File: flow/constraint.sdc
create_clock -name core_clock -period 2.99 [get_ports {clk}]
set_input_delay 0.5980 -clock core_clock [delete_from_list [all_inputs] [get_ports {clk}]]
set_output_delay 0.5980 -clock core_clock [all_outputs]
set_load 0.01 [all_outputs]
File: flow/design.v
`timescale 1ns / 1ps
module debouncer(
   clk,       
   btn_in,
   btn_out
   );
   input clk;       
   input btn_in;
   output btn_out;
   reg r1, r2, r3;
   always @(posedge clk) begin
       r1 <= btn_in;
       r2 <= r1;
       r3 <= r2;
   end
   assign btn_out = r3;
endmodule
`timescale 1ns / 1ps
module clk5Hz(
    CLK,											 
    RST,											 
    CLKOUT										 
    );
	input CLK;
	input RST;
	output CLKOUT;
	reg CLKOUT;
	parameter cntEndVal = 24'h989680;
	reg [23:0] clkCount;
	always @(posedge CLK) begin
			if(RST == 1'b1) begin
					CLKOUT <= 1'b0;
					clkCount <= 24'h000000;
			end
			else begin
					if(clkCount == cntEndVal) begin
							CLKOUT <= ~CLKOUT;
							clkCount <= 24'h000000;
					end
					else begin
							clkCount <= clkCount + 1'b1;
					end
			end
	end
endmodule
`timescale 1ns / 1ps
module clk66kHZ(
        CLK,											 
    RST,											 
    CLKOUT,										 
    RISE,										 
    FALL										 
    );
	input CLK;
	input RST;
	output CLKOUT;
	output RISE;
	output FALL;
	reg CLKOUT;
	parameter cntEndVal = 10'b1011101110;
	reg [9:0] clkCount;
	assign RISE = ~RST & (clkCount == cntEndVal) & ~CLKOUT;
	assign FALL = ~RST & (clkCount == cntEndVal) & CLKOUT;
	always @(posedge CLK) begin
			if(RST == 1'b1) begin
					CLKOUT <= 1'b0;
					clkCount <= 10'b0000000000;
			end
			else begin
					if(clkCount == cntEndVal) begin
							CLKOUT <= ~CLKOUT;
							clkCount <= 10'b0000000000;
					end
					else begin
							clkCount <= clkCount + 1'b1;
					end
			end
	end
endmodule
`timescale 1ns / 1ps
module spiCtrl(
        CLK,
        EN,
        RST,
        sndRec,
        BUSY,
        DIN,
        RxData,
        SS,
        getByte,
        sndData,
        DOUT
    );
			input CLK;						 
			input EN;						 
			input RST;						 
			input sndRec;					 
			input BUSY;						 
			input [7:0] DIN;				 
			input [7:0] RxData;			 
			output SS;						 
			output getByte;				 
			output [7:0] sndData;		 
			output [39:0] DOUT;			 
			reg SS;
			reg getByte;
			reg [7:0] sndData;
			reg [39:0] DOUT;
			parameter [2:0] Idle = 3'd0,
								 Init = 3'd1,
								 Wait = 3'd2,
								 Check = 3'd3,
								 Done = 3'd4;
			reg [2:0] pState;
			reg [2:0] byteCnt;					 
			parameter byteEndVal = 3'd5;				 
			reg [39:0] tmpSR;		 
	always @(posedge CLK) begin
			if(RST == 1'b1) begin
					SS <= 1'b1;
					getByte <= 1'b0;
					sndData <= 8'h00;
					tmpSR <= 40'h0000000000;
					DOUT <= 40'h0000000000;
					byteCnt <= 3'd0;
					pState <= Idle;
			end
			else if(EN == 1'b1) begin
					case(pState)
								Idle : begin
										SS <= 1'b1;								 
										getByte <= 1'b0;						 
										sndData <= 8'h00;						 
										tmpSR <= 40'h0000000000;			 
										DOUT <= DOUT;							 
										byteCnt <= 3'd0;						 
										if(sndRec == 1'b1) begin
											pState <= Init;
										end
										else begin
											pState <= Idle;
										end
								end
								Init : begin
										SS <= 1'b0;								 
										getByte <= 1'b1;						 
										sndData <= DIN;						 
										tmpSR <= tmpSR;						 
										DOUT <= DOUT;							 
										if(BUSY == 1'b1) begin
												pState <= Wait;
												byteCnt <= byteCnt + 1'b1;	 
										end
										else begin
												pState <= Init;
										end
								end
								Wait : begin
										SS <= 1'b0;								 
										getByte <= 1'b0;						 
										sndData <= sndData;					 
										tmpSR <= tmpSR;						 
										DOUT <= DOUT;							 
										byteCnt <= byteCnt;					 
										if(BUSY == 1'b0) begin
												pState <= Check;
										end
										else begin
												pState <= Wait;
										end
								end
								Check : begin
										SS <= 1'b0;								 
										getByte <= 1'b0;						 
										sndData <= sndData;					 
										tmpSR <= {tmpSR[31:0], RxData};	 
										DOUT <= DOUT;							 
										byteCnt <= byteCnt;					 
										if(byteCnt == 3'd5) begin
												pState <= Done;
										end
										else begin
												pState <= Init;
										end
								end
								Done : begin
										SS <= 1'b1;							 
										getByte <= 1'b0;					 
										sndData <= 8'h00;					 
										tmpSR <= tmpSR;					 
										DOUT[39:0] <= tmpSR[39:0];		 
										byteCnt <= byteCnt;				 
										if(sndRec == 1'b0) begin
												pState <= Idle;
										end
										else begin
												pState <= Done;
										end
								end
								default : pState <= Idle;
						endcase
			end
	end
endmodule
`timescale 1ns / 1ps
module SPImode0(
    CLK,
    SCLKIN,
    RISE,
    FALL,
    RST,
    sndRec,
    DIN,
    MISO,
    MOSI,
    SCLK,
    BUSY,
    DOUT
    );
        input CLK;                         
        input SCLKIN;                      
        input RISE;                        
        input FALL;                        
        input RST;                         
        input sndRec;                     
        input [7:0] DIN;                 
        input MISO;                         
        output MOSI;                     
        output SCLK;                     
        output BUSY;                     
        output [7:0] DOUT;             
        wire MOSI;
        wire SCLK;
        wire [7:0] DOUT;
        reg BUSY;
        parameter [1:0] Idle = 2'd0,
                             Init = 2'd1,
                             RxTx = 2'd2,
                             Done = 2'd3;
        reg [4:0] bitCount;                             
        reg [7:0] rSR;                         
        reg [7:0] wSR;                         
        reg [1:0] pState;                     
        reg CE;                                         
        assign SCLK = (CE == 1'b1) ? SCLKIN : 1'b0;
        assign MOSI = wSR[7];
        assign DOUT = rSR;
        always @(posedge CLK) begin
                if(RST == 1'b1) begin
                        wSR <= 8'h00;
                end
                else if(FALL == 1'b1) begin
                        case(pState)
                                Idle : begin
                                        wSR <= DIN;
                                end
                                Init : begin
                                        wSR <= wSR;
                                end
                                RxTx : begin
                                        if(CE == 1'b1) begin
                                                wSR <= {wSR[6:0], 1'b0};
                                        end
                                end
                                Done : begin
                                        wSR <= wSR;
                                end
                        endcase
                end
        end
        always @(posedge CLK) begin
                if(RST == 1'b1) begin
                        rSR <= 8'h00;
                end
                else if(RISE == 1'b1) begin
                        case(pState)
                                Idle : begin
                                        rSR <= rSR;
                                end
                                Init : begin
                                        rSR <= rSR;
                                end
                                RxTx : begin
                                        if(CE == 1'b1) begin
                                                rSR <= {rSR[6:0], MISO};
                                        end
                                end
                                Done : begin
                                        rSR <= rSR;
                                end
                        endcase
                end
        end
        always @(posedge CLK) begin
                if(RST == 1'b1) begin
                        CE <= 1'b0;                 
                        BUSY <= 1'b0;             
                        bitCount <= 4'h0;         
                        pState <= Idle;         
                end
                else if(FALL == 1'b1) begin
                        case (pState)
                            Idle : begin
                                    CE <= 1'b0;                 
                                    BUSY <= 1'b0;             
                                    bitCount <= 4'd0;         
                                    if(sndRec == 1'b1) begin
                                        pState <= Init;
                                    end
                                    else begin
                                        pState <= Idle;
                                    end
                            end
                            Init : begin
                                    BUSY <= 1'b1;             
                                    bitCount <= 4'h0;         
                                    CE <= 1'b0;                 
                                    pState <= RxTx;         
                            end
                            RxTx : begin
                                    BUSY <= 1'b1;                         
                                    bitCount <= bitCount + 1'b1;     
                                    if(bitCount >= 4'd8) begin
                                            CE <= 1'b0;
                                    end
                                    else begin
                                            CE <= 1'b1;
                                    end
                                    if(bitCount == 4'd8) begin
                                            pState <= Done;
                                    end
                                    else begin
                                            pState <= RxTx;
                                    end
                            end
                            Done : begin
                                    CE <= 1'b0;             
                                    BUSY <= 1'b1;         
                                    bitCount <= 4'd0;     
                                    pState <= Idle;
                            end
                            default : pState <= Idle;
                        endcase
                end
        end
endmodule
`timescale 1ns / 1ps
module PmodJSTK(
        CLK,
			RST,
			sndRec,
			DIN,
			MISO,
			SS,
			SCLK,
			MOSI,
			DOUT
    );
			input CLK;						 
			input RST;						 
			input sndRec;					 
			input [7:0] DIN;				 
			input MISO;						 
			output SS;						 
			output SCLK;					 
			output MOSI;					 
			output [39:0] DOUT;			 
			wire SS;
			wire SCLK;
			wire MOSI;
			wire [39:0] DOUT;
			wire getByte;									 
			wire [7:0] sndData;							 
			wire [7:0] RxData;							 
			wire BUSY;										 
			wire iSCLK_rise;								 
			wire iSCLK_fall;								 
			wire iSCLK;										 
			spiCtrl SPI_Ctrl(
					.CLK(CLK),
					.EN(iSCLK_fall),
					.RST(RST),
					.sndRec(sndRec),
					.BUSY(BUSY),
					.DIN(DIN),
					.RxData(RxData),
					.SS(SS),
					.getByte(getByte),
					.sndData(sndData),
					.DOUT(DOUT)
			);
			SPImode0 SPI_Int(
					.CLK(CLK),
					.SCLKIN(iSCLK),
					.RISE(iSCLK_rise),
					.FALL(iSCLK_fall),
					.RST(RST),
					.sndRec(getByte),
					.DIN(sndData),
					.MISO(MISO),
					.MOSI(MOSI),
					.SCLK(SCLK),
					.BUSY(BUSY),
					.DOUT(RxData)
			);
			clk66kHZ SerialClock(
					.CLK(CLK),
					.RST(RST),
					.CLKOUT(iSCLK),
					.RISE(iSCLK_rise),
					.FALL(iSCLK_fall)
			);
endmodule
`timescale 1ns / 1ps
module VGAdriver(
    input clk,    
    input reset,         
    output video_on,     
    output hsync,        
    output vsync,        
    output p_tick,       
    output [9:0] x,      
    output [9:0] y       
    );
    parameter HD = 640;              
    parameter HF = 48;               
    parameter HB = 16;               
    parameter HR = 96;               
    parameter HMAX = HD+HF+HB+HR-1;  
    parameter VD = 480;              
    parameter VF = 10;               
    parameter VB = 33;               
    parameter VR = 2;                
    parameter VMAX = VD+VF+VB+VR-1;  
	reg  [1:0] r_25MHz;
	wire w_25MHz;
	always @(posedge clk)
		if(reset)
		  r_25MHz <= 0;
		else
		  r_25MHz <= r_25MHz + 1;
	assign w_25MHz = (r_25MHz == 0) ? 1 : 0;  
    reg [9:0] h_count_reg, h_count_next;
    reg [9:0] v_count_reg, v_count_next;
    reg v_sync_reg, h_sync_reg;
    wire v_sync_next, h_sync_next;
    always @(posedge clk)
        if(reset) begin
            v_count_reg <= 0;
            h_count_reg <= 0;
            v_sync_reg  <= 1'b0;
            h_sync_reg  <= 1'b0;
        end
        else begin
            v_count_reg <= v_count_next;
            h_count_reg <= h_count_next;
            v_sync_reg  <= v_sync_next;
            h_sync_reg  <= h_sync_next;
        end
    always @(posedge clk)                            
        if(reset)
            h_count_next <= 0;
        else if(w_25MHz)
            if(h_count_reg == HMAX)                  
                h_count_next <= 0;
            else
                h_count_next <= h_count_reg + 1;         
    always @(posedge clk)
        if(reset)
            v_count_next <= 0;
        else if(w_25MHz)
            if(h_count_reg == HMAX)                  
                if((v_count_reg == VMAX))            
                    v_count_next <= 0;
                else
                    v_count_next <= v_count_reg + 1;
    assign h_sync_next = (h_count_reg >= (HD+HB) && h_count_reg <= (HD+HB+HR-1));
    assign v_sync_next = (v_count_reg >= (VD+VB) && v_count_reg <= (VD+VB+VR-1));
    assign video_on = (h_count_reg < HD) && (v_count_reg < VD);  
    assign hsync  = h_sync_reg;
    assign vsync  = v_sync_reg;
    assign x      = h_count_reg;
    assign y      = v_count_reg;
    assign p_tick = w_25MHz;
endmodule
`timescale 1ns / 1ps
`timescale 1ns / 1ps
module pixelGenerator(
    clk, reset, up, down, video_on, x, y, switch, posdata, score, pause,
    rgb
    );
    input clk;  
    input reset;    
    input up;
    input down;
    input video_on;
    input [9:0] x;
    input [9:0] y;
    input [9:0] posdata;
    input switch;
    input pause;
    output reg score;
    output reg [11:0] rgb;
        parameter X_MAX = 639;
        parameter Y_MAX = 479;
        wire refresh_tick;
        assign refresh_tick = ((y == 481) && (x == 0)) ? 1 : 0;  
        parameter X_WALL_L = 32;    
        parameter X_WALL_R = 39;     
        parameter X_PAD_L = 600;
        parameter X_PAD_R = 603;     
        wire [9:0] y_pad_t, y_pad_b;
        parameter PAD_HEIGHT = 72;   
        reg [9:0] y_pad_reg, y_pad_next;
        parameter PAD_VELOCITY = 3;      
        parameter BALL_SIZE = 8;
        wire [9:0] x_ball_l, x_ball_r;
        wire [9:0] y_ball_t, y_ball_b;
        reg [9:0] y_ball_reg, x_ball_reg;
        wire [9:0] y_ball_next, x_ball_next;
        reg [9:0] x_delta_reg, x_delta_next;
        reg [9:0] y_delta_reg, y_delta_next;
        parameter BALL_VELOCITY_POS = 2;
        parameter BALL_VELOCITY_NEG = -2;
        wire [2:0] rom_addr, rom_col;    
        reg [7:0] rom_data;              
        wire rom_bit;                    
        always @(posedge clk)
            if(reset) begin
                y_pad_reg <= 0;
                x_ball_reg <= 10'd320;           
                y_ball_reg <= 10'd240;
                x_delta_reg <= 10'h002;
                y_delta_reg <= 10'h002;
            end else if(pause) begin
                y_pad_reg <= y_pad_reg;
                x_ball_reg <= x_ball_reg;
                y_ball_reg <= y_ball_reg;
                x_delta_reg <= x_delta_reg;
                y_delta_reg <= y_delta_reg;
            end else begin
                y_pad_reg <= y_pad_next;
                x_ball_reg <= x_ball_next;
                y_ball_reg <= y_ball_next;
                x_delta_reg <= x_delta_next;
                y_delta_reg <= y_delta_next;
            end
        always @*
            case(rom_addr)
                3'b000 :    rom_data = 8'b00111100;  
                3'b001 :    rom_data = 8'b01111110;  
                3'b010 :    rom_data = 8'b11111111;  
                3'b011 :    rom_data = 8'b11111111;  
                3'b100 :    rom_data = 8'b11111111;  
                3'b101 :    rom_data = 8'b11111111;  
                3'b110 :    rom_data = 8'b01111110;  
                3'b111 :    rom_data = 8'b00111100;  
            endcase
        wire wall_on, pad_on, sq_ball_on, ball_on;
        wire [11:0] wall_rgb, pad_rgb, ball_rgb, bg_rgb;
        assign wall_on = ((X_WALL_L <= x) && (x <= X_WALL_R)) ? 1 : 0;
        assign wall_rgb = 12'hAAA;       
        assign pad_rgb = 12'hAAA;        
        assign ball_rgb = 12'hFFF;       
        assign bg_rgb = 12'h111;        
        assign y_pad_t = y_pad_reg;                              
        assign y_pad_b = y_pad_t + PAD_HEIGHT - 1;               
        assign pad_on = (X_PAD_L <= x) && (x <= X_PAD_R) &&      
                        (y_pad_t <= y) && (y <= y_pad_b);
                always @* begin
                    if(switch == 1) begin
                    y_pad_next = y_pad_reg;      
                    if(refresh_tick)
                        if(up & (y_pad_t > PAD_VELOCITY))
                            y_pad_next = y_pad_reg - PAD_VELOCITY;
                        else if(down & (y_pad_b < (Y_MAX - PAD_VELOCITY))) 
                           y_pad_next = y_pad_reg + PAD_VELOCITY;
                    end else begin
                        y_pad_next = y_pad_reg;      
                        if(refresh_tick)
                            if((posdata > 10'd530) & (y_pad_t > PAD_VELOCITY))
                                y_pad_next = y_pad_reg - PAD_VELOCITY; 
                            else if((posdata < 10'd500) & (y_pad_b < (Y_MAX - PAD_VELOCITY)))
                                y_pad_next = y_pad_reg + PAD_VELOCITY;
                    end
                end
                assign x_ball_l = x_ball_reg;
                assign y_ball_t = y_ball_reg;
                assign x_ball_r = x_ball_l + BALL_SIZE - 1;
                assign y_ball_b = y_ball_t + BALL_SIZE - 1;
                assign sq_ball_on = (x_ball_l <= x) && (x <= x_ball_r) &&
                                    (y_ball_t <= y) && (y <= y_ball_b);
                assign rom_addr = y[2:0] - y_ball_t[2:0];    
                assign rom_col = x[2:0] - x_ball_l[2:0];     
                assign rom_bit = rom_data[rom_col];          
                assign ball_on = sq_ball_on & rom_bit;       
                assign x_ball_next = (refresh_tick) ? x_ball_reg + x_delta_reg : x_ball_reg;
                assign y_ball_next = (refresh_tick) ? y_ball_reg + y_delta_reg : y_ball_reg;    
                always @* begin
                    score = 1'b0;
                    x_delta_next = x_delta_reg;
                    y_delta_next = y_delta_reg;
                    if(y_ball_t < 1)                                             
                        y_delta_next = BALL_VELOCITY_POS;                        
                    else if(y_ball_b > Y_MAX)                                    
                        y_delta_next = BALL_VELOCITY_NEG;                        
                    else if(x_ball_l <= X_WALL_R)                                
                        x_delta_next = BALL_VELOCITY_POS;                        
                    else if((X_PAD_L <= x_ball_r) && (x_ball_r <= X_PAD_R) &&
                            (y_pad_t <= y_ball_b) && (y_ball_t <= y_pad_b)) begin     
                        x_delta_next = BALL_VELOCITY_NEG;                        
                        score = 1'b1;
                        end
                end  
                always @*
                    if(~video_on)
                        rgb = 12'h000;       
                    else
                        if(wall_on)
                            rgb = wall_rgb;      
                        else if(pad_on)
                            rgb = pad_rgb;       
                        else if(ball_on)
                            rgb = ball_rgb;      
                        else
                            rgb = bg_rgb;        
            endmodule
`timescale 1ns / 1ps
module scorecounter(
   input clk,
   input reset,
   input d_inc, d_clr,
   output [3:0] dig0, dig1, dig2, dig3
   );
   reg [3:0] r_dig0, r_dig1, r_dig2, r_dig3;
   reg d_inc_q;      
   always @(posedge clk)
       if(reset)
           d_inc_q <= 1'b0;
       else
           d_inc_q <= d_inc;
   always @(posedge clk)
       if(reset) begin
           r_dig3 <= 0;
           r_dig2 <= 0;
           r_dig1 <= 0;
           r_dig0 <= 0;
       end else begin
            if(d_inc & ~d_inc_q) begin
                if (r_dig0 == 9 && r_dig1 == 9) begin
                            r_dig0 <= 0;
                            r_dig1 <= 0;
                            if (r_dig2 == 9 && r_dig3 == 9) begin
                                r_dig2 <= 4'b0;
                                r_dig3 <= 4'b0;
                            end
                            else if (r_dig2 == 9) begin
                                r_dig2 <= 4'b0;
                                r_dig3 <= r_dig3 + 4'b1;
                            end
                            else begin
                                r_dig2 <= r_dig2 + 4'b1;
                            end
                        end
                        else if (r_dig0 == 9) begin
                            r_dig0 <= 4'b0;
                            r_dig1 <= r_dig1 + 4'b1;
                        end
                        else begin
                            r_dig0 <= r_dig0 + 4'b1;
                        end
                    end 
            end
   assign dig0 = r_dig0;
   assign dig1 = r_dig1;
   assign dig2 = r_dig2;
   assign dig3 = r_dig3;
endmodule
`timescale 1ns / 1ps
module sevenSeg(
		CLK,
		RST,
		DIN1,
		DIN2,
		DIN3,
        DIN4,
		AN,
		SEG
   );
			input CLK;						 
			input RST;						 
			input [3:0] DIN1;				 
			input [3:0] DIN2;				 
			input [3:0] DIN3;				 
			input [3:0] DIN4;				 
			output [3:0] AN;				 
			output [6:0] SEG;				 
			reg [3:0] AN;
			reg [6:0] SEG;
			parameter cntEndVal = 16'hC350;
			reg [15:0] clkCount;
			reg DCLK;
			reg [1:0] CNT;
			wire [15:0] bcdData1;
			wire [15:0] bcdData2;
			reg [3:0] muxData;
			always @(*) begin
					if(RST == 1'b1) begin
							muxData = 4'b0000;
					end
					else begin
							case (CNT)
									2'b00 : muxData = DIN1;
									2'b01 : muxData = DIN2;
									2'b10 : muxData = DIN3;
									2'b11 : muxData = DIN4;
							endcase
					end
			end
			always @(posedge CLK) begin
					if(RST == 1'b1) begin
							SEG <= 7'b1000000;
					end
					else if(DCLK == 1'b1) begin
							case (muxData)
									4'h0 : SEG <= 7'b1000000;   
									4'h1 : SEG <= 7'b1111001;   
									4'h2 : SEG <= 7'b0100100;   
									4'h3 : SEG <= 7'b0110000;   
									4'h4 : SEG <= 7'b0011001;   
									4'h5 : SEG <= 7'b0010010;   
									4'h6 : SEG <= 7'b0000010;   
									4'h7 : SEG <= 7'b1111000;   
									4'h8 : SEG <= 7'b0000000;   
									4'h9 : SEG <= 7'b0010000;   
									default : SEG <= 7'b1111111;
							endcase
					end
			end
			always @(posedge CLK) begin
					if(RST == 1'b1) begin
							AN <= 4'b0000;
					end
					else if(DCLK == 1'b1) begin
							case (CNT)
									4'h0 : AN <= 4'b1110;   
									4'h1 : AN <= 4'b1101;   
									4'h2 : AN <= 4'b1011;   
									4'h3 : AN <= 4'b0111;   
									default : AN <= 4'b1111;
							endcase
					end
			end	
			always @(posedge CLK) begin
					if(RST == 1'b1)
							CNT <= 2'b00;
					else if(DCLK == 1'b1)
							CNT <= CNT + 1'b1;
			end
			always @(posedge CLK) begin
							if(RST == 1'b1) begin
									DCLK <= 1'b0;
									clkCount <= 16'h0000;
							end
							else if(clkCount == cntEndVal) begin
									DCLK <= 1'b1;
									clkCount <= 16'h0000;
							end
							else begin
									DCLK <= 1'b0;
									clkCount <= clkCount + 1'b1;
							end
			end
endmodule
`timescale 1ns / 1ps
module top(
        clk, reset, up, down, hsync, vsync, rgb, pmod_switch, pause_switch,
         MISO, SW, SS, MOSI, SCLK, LED, an, seg
    );
     input clk;
     input reset;
     input up;
     input down;
     input pmod_switch;
     input pause_switch;
     output hsync;
     output vsync;
     output [11:0] rgb;
     input MISO;					 
     input [2:0] SW;             
     output SS;                     
     output MOSI;                 
     output SCLK;                 
     output [2:0] LED;			 
     output [3:0] an;			 
     output [6:0] seg;             
     wire w_reset, w_up, w_down, w_vid_on, w_p_tick;
     wire [9:0] w_x, w_y;
     reg [11:0] rgb_reg;
     wire [11:0] rgb_next;
     wire SS;						 
     wire MOSI;                     
     wire SCLK;                     
     reg [2:0] LED;                 
     wire [3:0] an;                 
     wire [6:0] seg;             
     wire [7:0] sndData;
     wire sndRec;
     wire [39:0] jstkData;
     wire [9:0] posData;
     wire score;
     wire [3:0] dig0, dig1, dig2, dig3;
     reg d_inc, d_clr;
     PmodJSTK PmodJSTK_Int(
             .CLK(clk),
             .RST(reset),
             .sndRec(sndRec),
             .DIN(sndData),
             .MISO(MISO),
             .SS(SS),
             .SCLK(SCLK),
             .MOSI(MOSI),
             .DOUT(jstkData)
                 );
      clk5Hz genSndRec(
             .CLK(clk),
             .RST(reset),
             .CLKOUT(sndRec)
     );
      assign posData = {jstkData[25:24], jstkData[39:32]};
      assign sndData = {8'b100000, {SW[1], SW[2]}};
      always @(*) begin
              if(reset == 1'b1) begin
                      LED = 3'b000;
              end
              else begin
                      LED = {jstkData[1], {jstkData[2], jstkData[0]}};
              end
      end
     VGAdriver vga(.clk(clk), .reset(w_reset), .video_on(w_vid_on), .hsync(hsync), .vsync(vsync), .p_tick(w_p_tick), .x(w_x), .y(w_y));
     pixelGenerator pg(.clk(clk), .reset(w_reset), .up(w_up), .down(w_down),.video_on(w_vid_on), .x(w_x), .y(w_y), .switch(pmod_switch), .posdata(posData), .score(score), .pause(pause_switch), .rgb(rgb_next));
     debouncer btReset(.clk(clk), .btn_in(reset), .btn_out(w_reset));
     debouncer btnU(.clk(clk), .btn_in(up), .btn_out(w_up));
     debouncer btnD(.clk(clk), .btn_in(down), .btn_out(w_down));
     scorecounter gs(.clk(clk), .reset(reset), .d_inc(d_inc), .d_clr(d_clr), .dig0(dig0), .dig1(dig1), .dig2(dig2), .dig3(dig3));
     sevenSeg display(
                              .CLK(clk),
                              .RST(reset),
                              .DIN1(dig0),
                              .DIN2(dig1),
                              .DIN3(dig2),
                              .DIN4(dig3),
                              .AN(an),
                              .SEG(seg)
                      );
      always @(*) begin
            d_clr = 1'b0; 
            d_inc = 1'b0;
            if(score)
                d_inc = 1'b1;
      end                
     always @(posedge clk)
         if(w_p_tick)
             rgb_reg <= rgb_next;
     assign rgb = rgb_reg;
endmodule
File: flow/run.sh
#!/bin/bash
# the make line also repeats each setting of config.mk as NAME=value (left out here)
make -C /OpenROAD-flow-scripts/flow DESIGN_CONFIG=/design/flow/config.mk WORK_HOME=/design/flow/orfs CLKGATE_MAP_FILE= finish
File: flow/config.mk
export PLATFORM = sky130hd
export DESIGN_NAME = top
export DESIGN_NICKNAME = top
export VERILOG_FILES = /design/flow/design.v
export SDC_FILE = /design/flow/constraint.sdc
export NUM_CORES = 4
export LEC_CHECK = 0
export ABC_AREA = 1
export CAP_MARGIN = 20
export CORE_MARGIN = 2
export CORE_UTILIZATION = 70
export CTS_CLUSTER_DIAMETER = 29
export CTS_CLUSTER_SIZE = 16
export SETUP_SLACK_MARGIN = 0.82
export SLEW_MARGIN = 20
==> results of run 1 <==
## timing repair
action / CTS / global route
pin swaps: 47 / 54
setup buffers: 71 / 15
gates resized: 92 / 135
cloned: 1 / 2
setup endpoints to repair: 147 / 171
endpoints found under the hold margin: 0 / 0
## stage by stage
stage | setup WS [ns] | hold slack (ns) | cell area, µm² | power (W) | util
2_1_floorplan | 0.3074 | 0.3096 | 14280 | 0.003739 | -
5_1_grt | -0.5873 | 0.3310 | 18250 | 0.009809 | 0.9287
3_5_place_dp | 0.1159 | 0.3121 | 14990 | 0.003808 | 0.7625
3_3_place_gp | 0.1823 | 0.3099 | 14990 | 0.003800 | 0.7625
6_report | -0.2605 | 0.3249 | 18250 | 0.009689 | 0.9287
4_1_cts | 0.2127 | 0.3267 | 17600 | 0.009561 | 0.8953
## layout make-up
type / count / area, µm² / area share
multi-input combinational: 1345 / 8452 / 0.4631
sequential: 262 / 5334 / 0.2922
timing repair buffer: 162 / 1383 / 0.07575
clock buffer: 60 / 1350 / 0.07396
inverter: 252 / 972.2 / 0.05326
clock inverter: 34 / 430.4 / 0.02358
tap: 265 / 331.6 / 0.01817
## per-layer routing
layer	vias to the layer above	global-route usage	part of all wire	wire length [µm]
li1	6696	-	-	-
met4	0	0.2160	0.093	4854
met3	572	0.07031	0.12	6079
met1	7165	0.4302	0.33	17370
met5	-	0	0	0
met2	1571	0.6679	0.46	23830
==> qor.csv, run 1 <==
metric;value;unit
status;failed layout checks;
layout violations;negative setup slack;
routed wirelength normalized by instance count;21.91;µm
Mapped Area;0.01412;mm²
critical path data arrival time;3.74;ns
transition time of the tightest slew-check pin;0.9808;ns
primary flip-flop cell chosen by synthesis mapping;dfxtp_1;
XOR/XNOR share of the synthesized area;0.02791;
RSZ-0062 raised after global routing;yes;
count of buffering cells on the critical path with inverters included;2;
area fraction in and, or, nand and nor cells;0.2519;
cell count of the worst reg-to-reg path;15;
TritonCTS clock tree;built;
Clk power;0.00591;W
Period minus WS final;3.251;ns
number of antenna violations at the first check in global routing;0;
Worst Slack Setup Final;-0.2605;ns
Critical path origin;pg.y_ball_reg[4]$_SDFFE_PP1P_;
top cells by area in the synthesized netlist;dfxtp_1 (37%), ha_1 (10%), nand2_1 (9.2%);
count of placed standard cells including taps;2197;
worst setup slack for register-to-register paths;-0.26;ns
row count;51;
cell total in the yosys stat output;1916;
critical hold path startpoint;btnD.r2$_DFF_P_;
initial standard-cell utilization of the core;0.7186;
Die Outline Area;0.02133;mm²
Num Clock Sinks;262;
count of flip-flops with a built-in enable after synthesis;3;
post-synth top area share;0.3671;
maximum clock frequency;307.6;MHz
post-layout net count;2204;
Post-Synth AOI/OAI Area;0.1500;
adder and majority gate portion of the synthesized area;0.1088;
nature of the critical path endpoint;flip-flop;
YS chip area;0.01412;mm²
P_leak;7.452;nW
overall overflow remaining after global route;0;
multiplexer area fraction after synthesis;0.0007973;
cells after synthesis;1916;
via count of the first global-routing pass;14380;
switching share of power;0.2373;
PortBufs;39;
syn nets;2047;
num ports;41;
worst voltage drop across the vdd grid;0.0006720;V
Clock Tree Root;clkbuf_16;
cell-internal power;0.007390;W
critical path data required time;3.48;ns
register share after synthesis;0.3735;
Vert. Die Dim;146.0;µm
dominant cell type by area after synthesis;dfxtp_1;
overall track demand over capacity in global routing;0.3785;
Die Wd;146.0;µm
total sequential power;0.00355;W
combinational logic power;0.000228;W
largest delay contributor family on the critical path;simple AND/OR/NAND/NOR gates;
ys async rst share;0;
Clock Tree Buf Depth;3;
hold worst-path end;btnD.r3$_DFF_P_;
Reg clk slew, reported paths;0.05;ns
maximum number of pins on one net before global-route repair;46;
combinational cell fraction of total power;0.024;
core outline area;0.01965;mm²
Net Sw Power;0.002300;W
Worst Path Max Fanout;6;
worst reg2reg path endpoint;gs.r_dig2[1]$_SDFFE_PP0P_;
final WL;52.13;mm
starting DRC count in detailed routing;2395;
Avg Inst Size Synth;7.371;µm²
CP startpoint kind;flip-flop;
number of max-cap violations;0;
cycle use final;1.087;
Final Setup Violations;16;
path category of the worst min-delay check;flip-flop to flip-flop;
TritonCTS Buffers;50;
post-detailed-placement half-perimeter wirelength;23.63;mm
Worst path slowest cell;dfxtp_2;
Slew Viols, Final;0;
area added between synthesis and finish;29.23;%
cell depth of the worst min-delay path;0;
maximum level of the CTS H-tree;2;
hold buffers post-CTS;0;
Final Hold Fails;0;
clock network fraction of design power;0.610;
Max power group;clock;
synth warn;10;
number of distinct library cell variants in the gate-level netlist after synthesis;58;
worst-case clock skew;0.05556;ns
Cell Chain, Critical Path;inv_1 > nor3_4 > nand2_2 > nor3_2 > xnor2_1 > ha_1 > nand3_2 > nor2_4 > nand4_4 > a21oi_4 > nand4_4 > buf_6 > nor2_4 > o21ai_1 > nor2_1;
final cell count without fillers;2380;
clock latency on the worst-skew pair;0.59;ns
maximum single-stage delay on the critical path;0.38;ns
number of storage elements in the synthesis netlist;262;
most numerous cell in the Yosys netlist;nand2_1;
CP endpoint;gs.r_dig2[1]$_SDFFE_PP0P_;
setup tns final;-2.268;ns
leading post-synthesis cells by instance count;nand2_1 (345), dfxtp_1 (259), inv_1 (244);
first-pass iteration count of the detailed router;16;
Levels on crit path;15;
routed via count divided by cell count;6.724;
# DRC;0;
vias after detailed routing;16000;
Dominant combinational family;simple AND/OR/NAND/NOR gates;
relative slew slack;0.3454;
power density normalized to cell area;530.8;mW/mm²
category of the most critical setup path;flip-flop to flip-flop;
relative contribution of sequential cells to total power;0.366;
n_diodes;0;
antenna-violating nets left;0;
count of filler cells inserted in the layout;716;
launch instance of the worst register-to-register path;pg.y_ball_reg[4]$_SDFFE_PP1P_;
first-pass GRT wire length;67.75;mm
number of warnings in the stage logs;58;
last weighted congestion value of the routability-driven placer;0.8997;
==> inputs of run 2 (changes only) <==
- ABC_AREA: 1 -> default
- CELL_PAD_IN_SITES_DETAIL_PLACEMENT: default -> 2
- CORE_ASPECT_RATIO: default -> 0.75
- CORE_UTILIZATION: 70 -> 66
- CTS_CLUSTER_DIAMETER: 29 -> default
- CTS_CLUSTER_SIZE: 16 -> default
- GPL_TIMING_DRIVEN: default -> 0
- PLACE_DENSITY: default -> 0.89
- SETUP_SLACK_MARGIN: 0.82 -> 0.42
- SLEW_MARGIN: 20 -> 10
- clock period: 2.99 -> 3.01 ns (I/O delays scaled with it)
==> run 2 against run 1 <==
The run now fails in detailed placement. Die size up 5.0%. Area after synthesis is 0.89% lower. Synthesized cell count fell by 16%.
==> qor.csv, run 2 <==
metric;value;unit
status;aborted with a tool error;
last stage the flow got to;detailed placement;
tool error;Error: detail_place.tcl, 38 bad optional access;
Die Outline Area;0.02240;mm²
multiplexer area fraction after synthesis;0.02548;
Die Wd;172.2;µm
cells after synthesis;1613;
most numerous cell in the Yosys netlist;dfxtp_1;
Post-Synth AOI/OAI Area;0.1571;
post-synth top area share;0.3704;
top cells by area in the synthesized netlist;dfxtp_1 (37%), ha_1 (11%), nor2_1 (5.5%);
core outline area;0.02095;mm²
dominant cell type by area after synthesis;dfxtp_1;
synth warn;10;
Dominant combinational family;simple AND/OR/NAND/NOR gates;
last weighted congestion value of the routability-driven placer;0.9836;
row count;46;
PortBufs;39;
XOR/XNOR share of the synthesized area;0.06963;
Mapped Area;0.01400;mm²
num ports;41;
cell total in the yosys stat output;1613;
number of distinct library cell variants in the gate-level netlist after synthesis;91;
initial standard-cell utilization of the core;0.6681;
Avg Inst Size Synth;8.678;µm²
YS chip area;0.01400;mm²
leading post-synthesis cells by instance count;dfxtp_1 (259), nor2_1 (204), ha_1 (118);
register share after synthesis;0.3769;
number of storage elements in the synthesis netlist;262;
primary flip-flop cell chosen by synthesis mapping;dfxtp_1;
adder and majority gate portion of the synthesized area;0.1105;
count of flip-flops with a built-in enable after synthesis;3;
area fraction in and, or, nand and nor cells;0.2102;
syn nets;1744;
Vert. Die Dim;130.1;µm
ys async rst share;0;
run 2: metrics by stage:
stage / std cells / cell area, µm²
after floorplan: 1613 / 14130
after global placement: 1940 / 14890
==> inputs of run 3 (changes only) <==
- ABC_AREA: default -> 1
- CAP_MARGIN: 20 -> 10
- CELL_PAD_IN_SITES_GLOBAL_PLACEMENT: default -> 1
- CORE_ASPECT_RATIO: 0.75 -> 0.88
- CORE_MARGIN: 2 -> 6
- CTS_CLUSTER_SIZE: default -> 21
- GPL_ROUTABILITY_DRIVEN: default -> 0
- HOLD_SLACK_MARGIN: default -> 0.08
- MIN_ROUTING_LAYER: default -> met2
- PLACE_DENSITY: 0.89 -> 0.38
- SETUP_SLACK_MARGIN: 0.42 -> default
- SLEW_MARGIN: 10 -> 0
- clock period: 3.01 -> 4.34 ns (I/O delays scaled with it)
==> run 3 against run 2 <==
The run fails in global placement without I/O. Die size grew 12%. Synthesized cell count grew 19%. Area after synthesis grew 0.90%.
==> qor.csv, run 3 <==
metric;value;unit
status;aborted with a tool error;
last stage the flow got to;global placement without I/O;
tool error;[ERROR GPL-0301] Utilization 105.929 % exceeds 100%.;
Post-Synth AOI/OAI Area;0.1500;
number of distinct library cell variants in the gate-level netlist after synthesis;58;
XOR/XNOR share of the synthesized area;0.02791;
most numerous cell in the Yosys netlist;nand2_1;
cell total in the yosys stat output;1916;
cells after synthesis;1916;
top cells by area in the synthesized netlist;dfxtp_1 (37%), ha_1 (10%), nand2_1 (9.2%);
synth warn;10;
row count;49;
core outline area;0.02072;mm²
multiplexer area fraction after synthesis;0.0007973;
Die Wd;167.9;µm
Die Outline Area;0.02506;mm²
Avg Inst Size Synth;7.371;µm²
adder and majority gate portion of the synthesized area;0.1088;
YS chip area;0.01412;mm²
leading post-synthesis cells by instance count;nand2_1 (345), dfxtp_1 (259), inv_1 (244);
Dominant combinational family;simple AND/OR/NAND/NOR gates;
dominant cell type by area after synthesis;dfxtp_1;
Mapped Area;0.01412;mm²
number of storage elements in the synthesis netlist;262;
Vert. Die Dim;149.2;µm
initial standard-cell utilization of the core;0.6816;
area fraction in and, or, nand and nor cells;0.2519;
register share after synthesis;0.3735;
ys async rst share;0;
count of flip-flops with a built-in enable after synthesis;3;
syn nets;2047;
post-synth top area share;0.3671;
primary flip-flop cell chosen by synthesis mapping;dfxtp_1;
==> inputs of run 4 (changes only) <==
- ABC_AREA: 1 -> default
- CAP_MARGIN: 10 -> 20
- CELL_PAD_IN_SITES_DETAIL_PLACEMENT: 2 -> default
- CELL_PAD_IN_SITES_GLOBAL_PLACEMENT: 1 -> default
- CORE_ASPECT_RATIO: 0.88 -> default
- CORE_MARGIN: 6 -> 2
- CORE_UTILIZATION: 66 -> 57
- CTS_CLUSTER_SIZE: 21 -> default
- GPL_ROUTABILITY_DRIVEN: 0 -> default
- GPL_TIMING_DRIVEN: 0 -> default
- HOLD_SLACK_MARGIN: 0.08 -> default
- MIN_ROUTING_LAYER: met2 -> default
- PLACE_DENSITY: 0.38 -> default
- SETUP_SLACK_MARGIN: default -> 1.06
- SLEW_MARGIN: 0 -> 20
- clock period: 4.34 -> 5.14 ns (I/O delays scaled with it)
==> run 4 against run 3 <==
Area after synthesis is 0.89% lower. The run now finishes clean. Die size is 3.1% higher. Synthesized cell count is 16% lower.
==> qor.csv, run 4 <==
metric;value;unit
status;finished clean;
combinational logic power;0.0000975;W
number of warnings in the stage logs;56;
vias after detailed routing;11230;
maximum number of pins on one net before global-route repair;77;
path category of the worst min-delay check;flip-flop to flip-flop;
Num Clock Sinks;262;
dominant cell type by area after synthesis;dfxtp_1;
Final Setup Violations;0;
adder and majority gate portion of the synthesized area;0.1105;
Slew Viols, Final;0;
num ports;41;
launch instance of the worst register-to-register path;pg.y_ball_reg[2]$_SDFFE_PP0P_;
cell depth of the worst min-delay path;0;
setup tns final;0;ns
most numerous cell in the Yosys netlist;dfxtp_1;
PortBufs;39;
Clk power;0.00209;W
ys async rst share;0;
worst setup slack for register-to-register paths;1.27;ns
Levels on crit path;11;
initial standard-cell utilization of the core;0.5772;
TritonCTS clock tree;built;
post-layout net count;1746;
worst voltage drop across the vdd grid;0.0002676;V
Critical Path Most Common Cell;ha_1;
primary flip-flop cell chosen by synthesis mapping;dfxtp_1;
cells after synthesis;1613;
last weighted congestion value of the routability-driven placer;0.9079;
first-pass GRT wire length;50.57;mm
critical path data required time;5.63;ns
Avg Inst Size Synth;8.678;µm²
core outline area;0.02425;mm²
RSZ-0062 raised after global routing;yes;
Clock Tree Root;clkbuf_16;
Period minus WS final;3.867;ns
nature of the critical path endpoint;flip-flop;
starting DRC count in detailed routing;880;
routed wirelength normalized by instance count;15.48;µm
Critical path origin;pg.y_ball_reg[2]$_SDFFE_PP0P_;
post-synth top area share;0.3704;
total placed instance area;0.01449;mm²
maximum level of the CTS H-tree;1;
Dominant combinational family;simple AND/OR/NAND/NOR gates;
row count;57;
finished layout cell area;0.01553;mm²
Max power group;clock;
number of max-cap violations;0;
post-detailed-placement half-perimeter wirelength;20.82;mm
Final Hold Fails;0;
clock network fraction of design power;0.492;
maximum clock frequency;258.6;MHz
overall track demand over capacity in global routing;0.2313;
register share after synthesis;0.3769;
number of storage elements in the synthesis netlist;262;
critical hold path startpoint;btReset.r2$_DFF_P_;
via count of the first global-routing pass;10210;
cell count of the worst reg-to-reg path;11;
Die Outline Area;0.02583;mm²
hold worst-path end;btReset.r3$_DFF_P_;
area added between synthesis and finish;10.93;%
combinational cell fraction of total power;0.023;
P_leak;5.987;nW
category of the most critical setup path;flip-flop to flip-flop;
cell-internal power;0.003338;W
synth warn;10;
Cell Chain, Critical Path;inv_1 > ha_1 > nor4_1 > xnor2_1 > ha_1 > o21ai_0 > o21ai_1 > nor4_4 > o2111ai_4 > or4_1 > a21oi_1;
Mapped Area;0.01400;mm²
cell total in the yosys stat output;1613;
# DRC;0;
XOR/XNOR share of the synthesized area;0.06963;
total sequential power;0.00206;W
YS chip area;0.01400;mm²
TritonCTS Buffers;29;
top cells by area in the synthesized netlist;dfxtp_1 (37%), ha_1 (11%), nor2_1 (5.5%);
number of antenna violations at the first check in global routing;0;
Worst path slowest cell;dfxtp_1;
leading post-synthesis cells by instance count;dfxtp_1 (259), nor2_1 (204), ha_1 (118);
worst reg2reg path endpoint;gs.r_dig2[3]$_SDFFE_PP0P_;
Die Wd;160.7;µm
overall overflow remaining after global route;0;
number of distinct library cell variants in the gate-level netlist after synthesis;91;
syn nets;1744;
Reg clk slew, reported paths;0.06;ns
relative slew slack;0.2859;
area fraction in and, or, nand and nor cells;0.2102;
clock latency on the worst-skew pair;0.56;ns
n_diodes;0;
relative contribution of sequential cells to total power;0.485;
Post-Synth AOI/OAI Area;0.1571;
final WL;30.37;mm
CP endpoint;gs.r_dig2[3]$_SDFFE_PP0P_;
antenna-violating nets left;0;
worst-case clock skew;0.006210;ns
first-pass iteration count of the detailed router;5;
count of buffering cells on the critical path with inverters included;1;
maximum single-stage delay on the critical path;0.60;ns
multiplexer area fraction after synthesis;0.02548;
Net Sw Power;0.0009123;W
switching share of power;0.2146;
transition time of the tightest slew-check pin;1.054;ns
critical path data arrival time;4.35;ns
power density normalized to cell area;273.7;mW/mm²
largest delay contributor family on the critical path;simple AND/OR/NAND/NOR gates;
count of flip-flops with a built-in enable after synthesis;3;
Worst Path Max Fanout;14;
Vert. Die Dim;160.7;µm
Clock Tree Buf Depth;3;
CP startpoint kind;flip-flop;
cycle use final;0.7524;
routed via count divided by cell count;5.725;
==> run 4: through the flow <==
step	worst slack, ns	power [W]	util	std cells	hold slack [ns]
4_1_cts	1.061	0.004305	0.6388	1960	0.3294
3_3_place_gp	0.9179	0.002206	0.5977	1906	0.3098
6_report	1.273	0.004250	0.6404	1962	0.3270
5_1_grt	1.050	0.004393	0.6404	1962	0.3308
2_1_floorplan	1.443	0.002173	-	1613	0.3096
3_5_place_dp	0.8541	0.002206	0.5977	1906	0.3135
==> run 4: per-layer routing <==
layer,global-route usage,vias up,part of all wire
met2,0.3789,213,0.46
met3,0.02944,44,0.040
met4,0.06047,0,0.024
met5,0,-,0
met1,0.3243,5252,0.48
li1,-,5724,-
==> run 4: cell type report <==
class / count / area [µm²]
fill: 2128 / 8721
sequential: 262 / 5281
timing repair buffer: 54 / 500.5
inverter: 81 / 304.0
multi-input combinational: 1187 / 8060
clock buffer: 39 / 803.3
tap: 324 / 405.4
clock inverter: 15 / 172.7
==> run 4: timing repair <==
action,in CTS,in global routing
buffers inserted,0,2
hold buffers,0,0
endpoints found under the setup margin,11,18
gates resized,4,7
pin swaps,1,2
==> inputs of run 5 (changes only) <==
- ABC_AREA: default -> 1
- CORE_UTILIZATION: 57 -> 68
- SETUP_SLACK_MARGIN: 1.06 -> default
- clock period: 5.14 -> 3.37 ns (I/O delays scaled with it)
==> run 5 against run 4 <==
Synthesized cell count grew 19%. Flip-flop count is the same. Maximum frequency increased by 25%. Sequential power up 52%. Critical path type unchanged. Critical endpoint is now gs.r_dig1[1]$_SDFFE_PP0P_. Largest cell class unchanged.
==> qor.csv, run 5 <==
metric;value;unit
top cells by area in the synthesized netlist;dfxtp_1 (37%), ha_1 (10%), nand2_1 (9.2%);
switching share of power;0.2106;
clock latency on the worst-skew pair;0.56;ns
CP startpoint kind;flip-flop;
area fraction in and, or, nand and nor cells;0.2519;
Final Setup Violations;0;
multiplexer area fraction after synthesis;0.0007973;
maximum number of pins on one net before global-route repair;47;
Clock Tree Buf Depth;3;
Mapped Area;0.01412;mm²
# DRC;0;
Levels on crit path;17;
count of filler cells inserted in the layout;1558;
P_leak;6.416;nW
Die Outline Area;0.02194;mm²
Post-Synth AOI/OAI Area;0.1500;
combinational cell fraction of total power;0.025;
Vert. Die Dim;148.1;µm
cell total in the yosys stat output;1916;
PortBufs;39;
dominant cell type by area after synthesis;dfxtp_1;
Cell Chain, Critical Path;inv_1 > ha_1 > nor3_4 > nand2_1 > o21ai_0 > o21ai_0 > ha_1 > nand3_1 > nand2_1 > a21oi_2 > nand3_2 > a21oi_4 > nand3_2 > nor2_4 > nand2_1 > nand2_1 > o21ai_0;
power density normalized to cell area;419.8;mW/mm²
TritonCTS Buffers;27;
num ports;41;
critical path data required time;3.81;ns
leading post-synthesis cells by instance count;nand2_1 (345), dfxtp_1 (259), inv_1 (244);
Die Wd;148.1;µm
count of flip-flops with a built-in enable after synthesis;3;
combinational logic power;0.000169;W
register share after synthesis;0.3735;
Final Hold Fails;0;
number of antenna violations at the first check in global routing;0;
status;finished clean;
Avg Inst Size Synth;7.371;µm²
Worst path slowest cell;ha_1;
category of the most critical setup path;flip-flop to flip-flop;
relative contribution of sequential cells to total power;0.473;
count of placed standard cells including taps;2194;
worst setup slack for register-to-register paths;0.27;ns
combinational gate area;0.007662;mm²
overall track demand over capacity in global routing;0.3006;
Worst Path Max Fanout;6;
critical path data arrival time;3.54;ns
pre-CTS setup slack;0.2166;ns
cell count of the worst reg-to-reg path;17;
Design Power;0.006652;W
hold buffers post-CTS;0;
Worst Slack Setup Final;0.2692;ns
Slew Viols, Final;0;
post-synth top area share;0.3671;
synth warn;10;
number of warnings in the stage logs;55;
launch instance of the worst register-to-register path;pg.y_ball_reg[1]$_SDFFE_PP0P_;
cycle use final;0.9201;
cell-internal power;0.005251;W
path category of the worst min-delay check;flip-flop to flip-flop;
Clk power;0.00334;W
n_diodes;0;
core outline area;0.02030;mm²
largest delay contributor family on the critical path;simple AND/OR/NAND/NOR gates;
worst-case clock skew;0.01102;ns
maximum clock frequency;322.5;MHz
cell depth of the worst min-delay path;0;
count of buffering cells on the critical path with inverters included;1;
starting DRC count in detailed routing;788;
worst reg2reg path endpoint;gs.r_dig1[1]$_SDFFE_PP0P_;
area of all sequential standard cells;0.005275;mm²
post-layout util;0.7807;
final cell count without fillers;2249;
overall overflow remaining after global route;0;
routed via count divided by cell count;5.669;
number of distinct library cell variants in the gate-level netlist after synthesis;58;
Critical path origin;pg.y_ball_reg[1]$_SDFFE_PP0P_;
relative slew slack;0.5428;
YS chip area;0.01412;mm²
Reg clk slew, reported paths;0.06;ns
maximum single-stage delay on the critical path;0.35;ns
maximum level of the CTS H-tree;1;
most numerous cell in the Yosys netlist;nand2_1;
Dominant combinational family;simple AND/OR/NAND/NOR gates;
antenna-violating nets left;0;
post-detailed-placement half-perimeter wirelength;23.05;mm
first-pass GRT wire length;55.88;mm
post-layout net count;2089;
nature of the critical path endpoint;flip-flop;
Net Sw Power;0.001401;W
number of storage elements in the synthesis netlist;262;
Critical Path Most Common Cell;nand2_1;
adder and majority gate portion of the synthesized area;0.1088;
worst voltage drop across the vdd grid;0.0004107;V
Num Clock Sinks;262;
CP endpoint;gs.r_dig1[1]$_SDFFE_PP0P_;
ys async rst share;0;
critical hold path startpoint;btReset.r1$_DFF_P_;
Period minus WS final;3.101;ns
primary flip-flop cell chosen by synthesis mapping;dfxtp_1;
via count of the first global-routing pass;12080;
area added between synthesis and finish;12.21;%
clock network fraction of design power;0.502;
number of max-cap violations;0;
initial standard-cell utilization of the core;0.6958;
first-pass iteration count of the detailed router;7;
last weighted congestion value of the routability-driven placer;0.9605;
vias after detailed routing;12750;
XOR/XNOR share of the synthesized area;0.02791;
setup tns final;0;ns
cells after synthesis;1916;
routed wirelength normalized by instance count;14.61;µm
hold worst-path end;btReset.r2$_DFF_P_;
Clock Tree Root;clkbuf_16;
transition time of the tightest slew-check pin;0.6842;ns
syn nets;2047;
row count;52;
final WL;32.87;mm
TritonCTS clock tree;built;
total sequential power;0.00314;W
Max power group;clock;
-- run 5: cell type report --
type | count | area share
Sequential cell | 262 | 0.3329
Timing Repair Buffer | 70 | 0.03900
Inverter | 252 | 0.05969
Clock buffer | 35 | 0.04832
Multi-Input combinational cell | 1345 | 0.4835
Tap cell | 270 | 0.02132
Clock inverter | 15 | 0.01532
-- run 5: what timing repair did --
| action | 4_1_cts | 5_1_grt |
|---|---|---|
| gates resized | 0 | 4 |
| endpoints found under the setup margin | 0 | 17 |
| endpoints found under the hold margin | 0 | 0 |
| setup buffers | 0 | 3 |
-- run 5: through the flow --
| step | hold WS, ns | cell area (µm²) |
|---|---|---|
| floorplan | 0.3096 | 14120 |
| global placement | 0.3104 | 14780 |
| detailed placement | 0.3144 | 14780 |
| CTS | 0.3286 | 15790 |
| global route | 0.3420 | 15850 |
| finish | 0.3274 | 15850 |
-- run 5: metal layers --
metal  wire length [µm]  GRT usage  up-vias  part of all wire
met5                  0          0        -                 0
met1              14500     0.3897     5807              0.44
li1                   -          -     6445                 -
met3               1803    0.03773       99             0.055
met2              15360     0.5150      398              0.47
met4               1209     0.1133        0             0.037
==> inputs of run 6 (changes only) <==
- CORE_UTILIZATION: 68 -> 70
- CTS_CLUSTER_DIAMETER: default -> 45
- CTS_CLUSTER_SIZE: default -> 15
- HOLD_SLACK_MARGIN: default -> 0.3
- PLACE_DENSITY: default -> 0.74
- SETUP_SLACK_MARGIN: default -> 0.83
- clock period: 3.37 -> 2.84 ns (I/O delays scaled with it)
==> run 6 against run 5 <==
The run now fails in global routing. Die size down 2.8%. Area after synthesis unchanged. Synthesized cell count did not move.
==> qor.csv, run 6 <==
metric;value;unit
status;aborted with a tool error;
last stage the flow got to;global routing;
tool error;[ERROR DPL-0038] Utilization greater than 100%, impossible to legalize;
dominant cell type by area after synthesis;dfxtp_1;
PortBufs;39;
Mapped Area;0.01412;mm²
multiplexer area fraction after synthesis;0.0007973;
post-synth top area share;0.3671;
pre-CTS setup slack;-0.003705;ns
row count;51;
last weighted congestion value of the routability-driven placer;0.9537;
Clock Tree Root;clkbuf_16;
maximum level of the CTS H-tree;1;
cells after synthesis;1916;
TritonCTS Buffers;30;
number of storage elements in the synthesis netlist;262;
Clock Tree Buf Depth;3;
primary flip-flop cell chosen by synthesis mapping;dfxtp_1;
num ports;41;
Num Clock Sinks;262;
ys async rst share;0;
Avg Inst Size Synth;7.371;µm²
register share after synthesis;0.3735;
cell total in the yosys stat output;1916;
core outline area;0.01965;mm²
Die Outline Area;0.02133;mm²
top cells by area in the synthesized netlist;dfxtp_1 (37%), ha_1 (10%), nand2_1 (9.2%);
YS chip area;0.01412;mm²
post-detailed-placement half-perimeter wirelength;23.62;mm
leading post-synthesis cells by instance count;nand2_1 (345), dfxtp_1 (259), inv_1 (244);
number of distinct library cell variants in the gate-level netlist after synthesis;58;
Vert. Die Dim;146.0;µm
Post-Synth AOI/OAI Area;0.1500;
area fraction in and, or, nand and nor cells;0.2519;
syn nets;2047;
most numerous cell in the Yosys netlist;nand2_1;
adder and majority gate portion of the synthesized area;0.1088;
Dominant combinational family;simple AND/OR/NAND/NOR gates;
count of flip-flops with a built-in enable after synthesis;3;
XOR/XNOR share of the synthesized area;0.02791;
Die Wd;146.0;µm
initial standard-cell utilization of the core;0.7186;
synth warn;10;
count of placed standard cells including taps;2207;
[run 6: timing repair]
action	CTS
setup buffers	72
pin swaps	73
gates resized	249
hold buffers	0
gates cloned	10
endpoints found under the setup margin	195
endpoints found under the hold margin	0
[run 6: per-stage QoR]
stage / instance area (µm²) / util / total power [W]
2_1_floorplan: 14310 / - / 0.003936
3_3_place_gp: 15100 / 0.7683 / 0.004008
3_5_place_dp: 15100 / 0.7683 / 0.004015
4_1_cts: 17740 / 0.9025 / 0.008133
==> inputs of run 7 (changes only) <==
- ABC_AREA: 1 -> default
- CAP_MARGIN: 20 -> 10
- CORE_UTILIZATION: 70 -> 20
- CTS_CLUSTER_DIAMETER: 45 -> 139
- CTS_CLUSTER_SIZE: 15 -> default
- HOLD_SLACK_MARGIN: 0.3 -> 0.15
- MAX_ROUTING_LAYER: default -> met4
- PLACE_DENSITY: 0.74 -> default
- SETUP_SLACK_MARGIN: 0.83 -> 1.22
- SLEW_MARGIN: 20 -> 5
- TNS_END_PERCENT: default -> 35
- clock period: 2.84 -> 6.83 ns (I/O delays scaled with it)
==> run 7 against run 6 <==
The run now finishes clean. Die size rose to 3.4 times the previous value. Synthesized cell count fell by 16%. Area after synthesis fell by 0.89%.
==> qor.csv, run 7 <==
metric;value;unit
path category of the worst min-delay check;flip-flop to flip-flop;
largest delay contributor family on the critical path;AND-OR/OR-AND gates;
count of buffering cells on the critical path with inverters included;1;
Clk power;0.00179;W
Mapped Area;0.01400;mm²
first-pass GRT wire length;53.48;mm
number of gates given a new drive strength after cts;0;
# DRC;0;
Dominant combinational family;simple AND/OR/NAND/NOR gates;
power density normalized to cell area;209.2;mW/mm²
relative contribution of sequential cells to total power;0.454;
area fraction in and, or, nand and nor cells;0.2102;
Net Sw Power;0.0007309;W
CP startpoint kind;flip-flop;
total sequential power;0.00155;W
Post-Synth AOI/OAI Area;0.1571;
M1 GR Usage;0.1282;
maximum level of the CTS H-tree;1;
n_diodes;0;
status;finished clean;
syn nets;1744;
final WL;31.73;mm
post-layout net count;1740;
num ports;41;
last weighted congestion value of the routability-driven placer;0.8425;
pre-CTS setup slack;2.387;ns
leading post-synthesis cells by instance count;dfxtp_1 (259), nor2_1 (204), ha_1 (118);
cell-internal power;0.002688;W
Die Outline Area;0.07212;mm²
most numerous cell in the Yosys netlist;dfxtp_1;
area of all sequential standard cells;0.005276;mm²
ys async rst share;0;
Clock Tree Root;clkbuf_16;
core outline area;0.06895;mm²
Worst Path Max Fanout;17;
maximum number of pins on one net before global-route repair;54;
hold worst-path end;btnU.r3$_DFF_P_;
clock latency on the worst-skew pair;0.58;ns
starting DRC count in detailed routing;684;
relative slew slack;0.2908;
number of antenna violations at the first check in global routing;0;
Final Setup Violations;0;
worst reg2reg path endpoint;gs.r_dig2[3]$_SDFFE_PP0P_;
transition time of the tightest slew-check pin;1.047;ns
critical path data arrival time;4.92;ns
overall track demand over capacity in global routing;0.09046;
cycle use final;0.6482;
vias after detailed routing;11090;
final cell count without fillers;2564;
combinational gate area;0.008029;mm²
combinational cell fraction of total power;0.021;
category of the most critical setup path;flip-flop to flip-flop;
Vert. Die Dim;268.6;µm
initial standard-cell utilization of the core;0.2030;
worst voltage drop across the vdd grid;0.0001685;V
count of flip-flops with a built-in enable after synthesis;3;
adder and majority gate portion of the synthesized area;0.1105;
post-synth top area share;0.3704;
TritonCTS Buffers;30;
Final Hold Fails;0;
critical path data required time;7.33;ns
synth warn;10;
clock network fraction of design power;0.524;
XOR/XNOR share of the synthesized area;0.06963;
Max power group;clock;
register share after synthesis;0.3769;
count of filler cells inserted in the layout;7507;
Avg Inst Size Synth;8.678;µm²
Reg clk slew, reported paths;0.06;ns
maximum clock frequency;225.9;MHz
met2 track demand over resource in global routing;0.1349;
top cells by area in the synthesized netlist;dfxtp_1 (37%), ha_1 (11%), nor2_1 (5.5%);
cell count of the worst reg-to-reg path;12;
worst-case clock skew;0.02783;ns
Critical path origin;pg.y_pad_reg[3]$_SDFFE_PP0P_;
RSZ-0062 raised after global routing;no;
P_leak;5.986;nW
worst setup slack for register-to-register paths;2.40;ns
most heavily used metal layer in global routing;met2;
nature of the critical path endpoint;flip-flop;
number of storage elements in the synthesis netlist;262;
Clock Tree Buf Depth;3;
via count of the first global-routing pass;10460;
combinational logic power;0.0000735;W
area added between synthesis and finish;16.76;%
met3 Use GR;0.01269;
cell total in the yosys stat output;1613;
PortBufs;39;
Num Clock Sinks;262;
Critical Path Most Common Cell;a21oi_1;
Levels on crit path;12;
antenna-violating nets left;0;
CP endpoint;gs.r_dig2[3]$_SDFFE_PP0P_;
critical hold path startpoint;btnU.r2$_DFF_P_;
total setup buffers inserted after CTS;0;
first-pass iteration count of the detailed router;7;
YS chip area;0.01400;mm²
Worst path slowest cell;dfxtp_1;
setup tns final;0;ns
post-detailed-placement half-perimeter wirelength;21.70;mm
Cell Chain, Critical Path;and3_1 > a21oi_1 > xnor2_1 > inv_1 > ha_1 > and4_1 > a221oi_1 > o221ai_2 > a2111oi_4 > o2111ai_2 > or4_1 > a21oi_1;
number of distinct library cell variants in the gate-level netlist after synthesis;91;
dominant cell type by area after synthesis;dfxtp_1;
primary flip-flop cell chosen by synthesis mapping;dfxtp_1;
multiplexer area fraction after synthesis;0.02548;
hold buffers post-CTS;0;
maximum single-stage delay on the critical path;0.68;ns
Slew Viols, Final;0;
TritonCTS clock tree;built;
count of placed standard cells including taps;2508;
number of max-cap violations;0;
number of warnings in the stage logs;53;
routed wirelength normalized by instance count;12.37;µm
cell depth of the worst min-delay path;0;
launch instance of the worst register-to-register path;pg.y_pad_reg[3]$_SDFFE_PP0P_;
switching share of power;0.2138;
cells after synthesis;1613;
Period minus WS final;4.427;ns
overall overflow remaining after global route;0;
Die Wd;268.6;µm
row count;96;
Worst Slack Setup Final;2.403;ns
routed via count divided by cell count;4.326;
## run 7: area by class of cell
type                            count  share of cell area
Sequential cell                   262              0.3228
Clock inverter                     18             0.01837
Timing Repair Buffer               47             0.02741
Clock buffer                       38             0.05022
Inverter                           81             0.01860
Multi-Input combinational cell   1187              0.4913
Tap cell                          931             0.07128
## run 7: metal layers
layer  part of all wire  wire length (µm)
met3              0.032              1022
met5                  0                 0
met4              0.019               611
met1               0.53             16750
met2               0.42             13350
## run 7: stage by stage
step,hold slack (ns),power (W),utilization,instance area (µm²)
finish,0.3254,0.003419,0.2370,16340
global route,0.3323,0.003539,0.2370,16340
CTS,0.3277,0.003464,0.2370,16340
detailed placement,0.3132,0.001663,0.2208,15220
global placement,0.3101,0.001662,0.2208,15220
floorplan,0.3096,0.001636,-,14000
==> inputs of run 8 (changes only) <==
- CAP_MARGIN: 10 -> 20
- CELL_PAD_IN_SITES_GLOBAL_PLACEMENT: default -> 2
- CORE_UTILIZATION: 20 -> 40
- CTS_CLUSTER_DIAMETER: 139 -> default
- CTS_CLUSTER_SIZE: default -> 92
- GPL_ROUTABILITY_DRIVEN: default -> 0
- HOLD_SLACK_MARGIN: 0.15 -> 0.12
- MIN_ROUTING_LAYER: default -> met1
- SETUP_SLACK_MARGIN: 1.22 -> default
- SLEW_MARGIN: 5 -> 20
- TNS_END_PERCENT: 35 -> 30
- clock period: 6.83 -> 3.46 ns (I/O delays scaled with it)
==> run 8 against run 7 <==
The layout now fails its checks (negative setup slack). Largest cell class unchanged. Critical path depth grew 2. Die size shrank 49%. First-iteration DRC count shrank 35%. Core utilization grew 24 points. Sequential power grew 98%. Sequential share of layout area shrank 0.051 points. Largest power group unchanged. Global-route usage grew 11 points. Clock-buffer cell count grew 10.
==> qor.csv, run 8 <==
metric;value;unit
Design Power;0.006384;W
area fraction in and, or, nand and nor cells;0.2102;
count of buffering cells on the critical path with inverters included;2;
layout violations;negative setup slack;
routed wirelength normalized by instance count;15.89;µm
dominant cell type by area after synthesis;dfxtp_1;
Max power group;clock;
starting DRC count in detailed routing;443;
Post-Synth AOI/OAI Area;0.1571;
critical path data arrival time;4.09;ns
total placed instance area;0.01516;mm²
largest delay contributor family on the critical path;simple AND/OR/NAND/NOR gates;
XOR/XNOR share of the synthesized area;0.06963;
Reg clk slew, reported paths;0.06;ns
PortBufs;39;
n_diodes;0;
clock latency on the worst-skew pair;0.59;ns
total sequential power;0.00307;W
worst voltage drop across the vdd grid;0.0004320;V
cell count of the worst reg-to-reg path;14;
primary flip-flop cell chosen by synthesis mapping;dfxtp_1;
switching share of power;0.2211;
maximum single-stage delay on the critical path;0.43;ns
Critical path origin;pg.y_pad_reg[2]$_SDFFE_PP0P_;
Die Wd;191.1;µm
Avg Inst Size Synth;8.678;µm²
Slew Viols, Final;0;
CP endpoint;gs.r_dig2[0]$_SDFFE_PP0P_;
first-pass GRT wire length;57.33;mm
category of the most critical setup path;flip-flop to flip-flop;
cells after synthesis;1613;
row count;68;
vias after detailed routing;11460;
RSZ-0062 raised after global routing;yes;
Final Setup Violations;11;
status;failed layout checks;
cell total in the yosys stat output;1613;
core outline area;0.03454;mm²
hold worst-path end;btReset.r3$_DFF_P_;
Worst Path Max Fanout;5;
worst setup slack for register-to-register paths;-0.11;ns
number of storage elements in the synthesis netlist;262;
number of antenna violations at the first check in global routing;0;
Clk power;0.00316;W
setup tns final;-0.6807;ns
via count of the first global-routing pass;11100;
final WL;34.43;mm
synth warn;10;
Num Clock Sinks;262;
Final Hold Fails;0;
maximum number of pins on one net before global-route repair;71;
leading post-synthesis cells by instance count;dfxtp_1 (259), nor2_1 (204), ha_1 (118);
Clock Tree Root;clkbuf_16;
Cell Chain, Critical Path;or3_4 > a21oi_4 > buf_6 > nor2_2 > xnor2_2 > ha_1 > nand2b_1 > mux2_4 > nand3b_4 > a2111oi_4 > o2111ai_2 > buf_4 > or4_4 > a21oi_2;
TritonCTS clock tree;built;
post-synth top area share;0.3704;
Clock Tree Buf Depth;3;
antenna-violating nets left;0;
Net Sw Power;0.001412;W
Worst path slowest cell;a2111oi_4;
transition time of the tightest slew-check pin;0.7086;ns
combinational logic power;0.000153;W
initial standard-cell utilization of the core;0.4052;
Vert. Die Dim;191.1;µm
YS chip area;0.01400;mm²
most numerous cell in the Yosys netlist;dfxtp_1;
syn nets;1744;
adder and majority gate portion of the synthesized area;0.1105;
number of distinct library cell variants in the gate-level netlist after synthesis;91;
top cells by area in the synthesized netlist;dfxtp_1 (37%), ha_1 (11%), nor2_1 (5.5%);
launch instance of the worst register-to-register path;pg.y_pad_reg[2]$_SDFFE_PP0P_;
Period minus WS final;3.575;ns
maximum clock frequency;279.8;MHz
multiplexer area fraction after synthesis;0.02548;
power density normalized to cell area;389.7;mW/mm²
number of warnings in the stage logs;57;
P_leak;6.354;nW
relative contribution of sequential cells to total power;0.480;
maximum level of the CTS H-tree;1;
first-pass iteration count of the detailed router;5;
cycle use final;1.033;
critical hold path startpoint;btReset.r2$_DFF_P_;
Dominant combinational family;simple AND/OR/NAND/NOR gates;
combinational cell fraction of total power;0.024;
critical path data required time;3.97;ns
register share after synthesis;0.3769;
area added between synthesis and finish;17.03;%
relative slew slack;0.5271;
overall track demand over capacity in global routing;0.1967;
Levels on crit path;14;
nature of the critical path endpoint;flip-flop;
post-detailed-placement half-perimeter wirelength;24.04;mm
clock network fraction of design power;0.496;
cell-internal power;0.004972;W
num ports;41;
CP startpoint kind;flip-flop;
overall overflow remaining after global route;0;
post-layout net count;1819;
hold buffers post-CTS;0;
path category of the worst min-delay check;flip-flop to flip-flop;
count of flip-flops with a built-in enable after synthesis;3;
cell depth of the worst min-delay path;0;
Die Outline Area;0.03651;mm²
number of max-cap violations;0;
Worst Slack Setup Final;-0.1146;ns
worst reg2reg path endpoint;gs.r_dig2[0]$_SDFFE_PP0P_;
routed via count divided by cell count;5.286;
ys async rst share;0;
finished layout cell area;0.01638;mm²
# DRC;0;
worst-case clock skew;0.02496;ns
Mapped Area;0.01400;mm²
TritonCTS Buffers;30;
run 8: through the flow:
step                      hold slack (ns)  utilization  cells  setup slack, ns
after floorplan                    0.3096            -   1613         0.001440
after global placement             0.3118       0.4389   2101         -0.07353
after detailed placement           0.3127       0.4389   2101          -0.1716
after CTS                          0.3261       0.4715   2164         -0.06029
after global routing               0.3269       0.4742   2167          -0.2222
final                              0.3258       0.4742   2167          -0.1146
run 8: final cells by class:
type | instances | area, µm²
Sequential cell | 262 | 5280
Timing Repair Buffer | 126 | 1065
Clock inverter | 8 | 121.4
Tap cell | 455 | 569.3
Fill cell | 3404 | 18160
Multi-Input combinational cell | 1187 | 8173
Inverter | 81 | 304.0
Clock buffer | 48 | 868.3
run 8: what timing repair did:
action,CTS,global route
hold endpoints to repair,0,0
resized,16,12
pin swaps,19,16
endpoints found under the setup margin,15,19
setup buffers,7,3
cloned,0,0
run 8: per-layer routing:
| metal | share of wire | routed length (µm) | global-route usage |
|---|---|---|---|
| met1 | 0.46 | 15960 | 0.2442 |
| met2 | 0.48 | 16490 | 0.3314 |
| met3 | 0.029 | 1006 | 0.02919 |
| met4 | 0.028 | 973 | 0.05710 |
| met5 | 0 | 0 | - |
Power figures rest on the tool's default switching activity, not on a simulated workload.
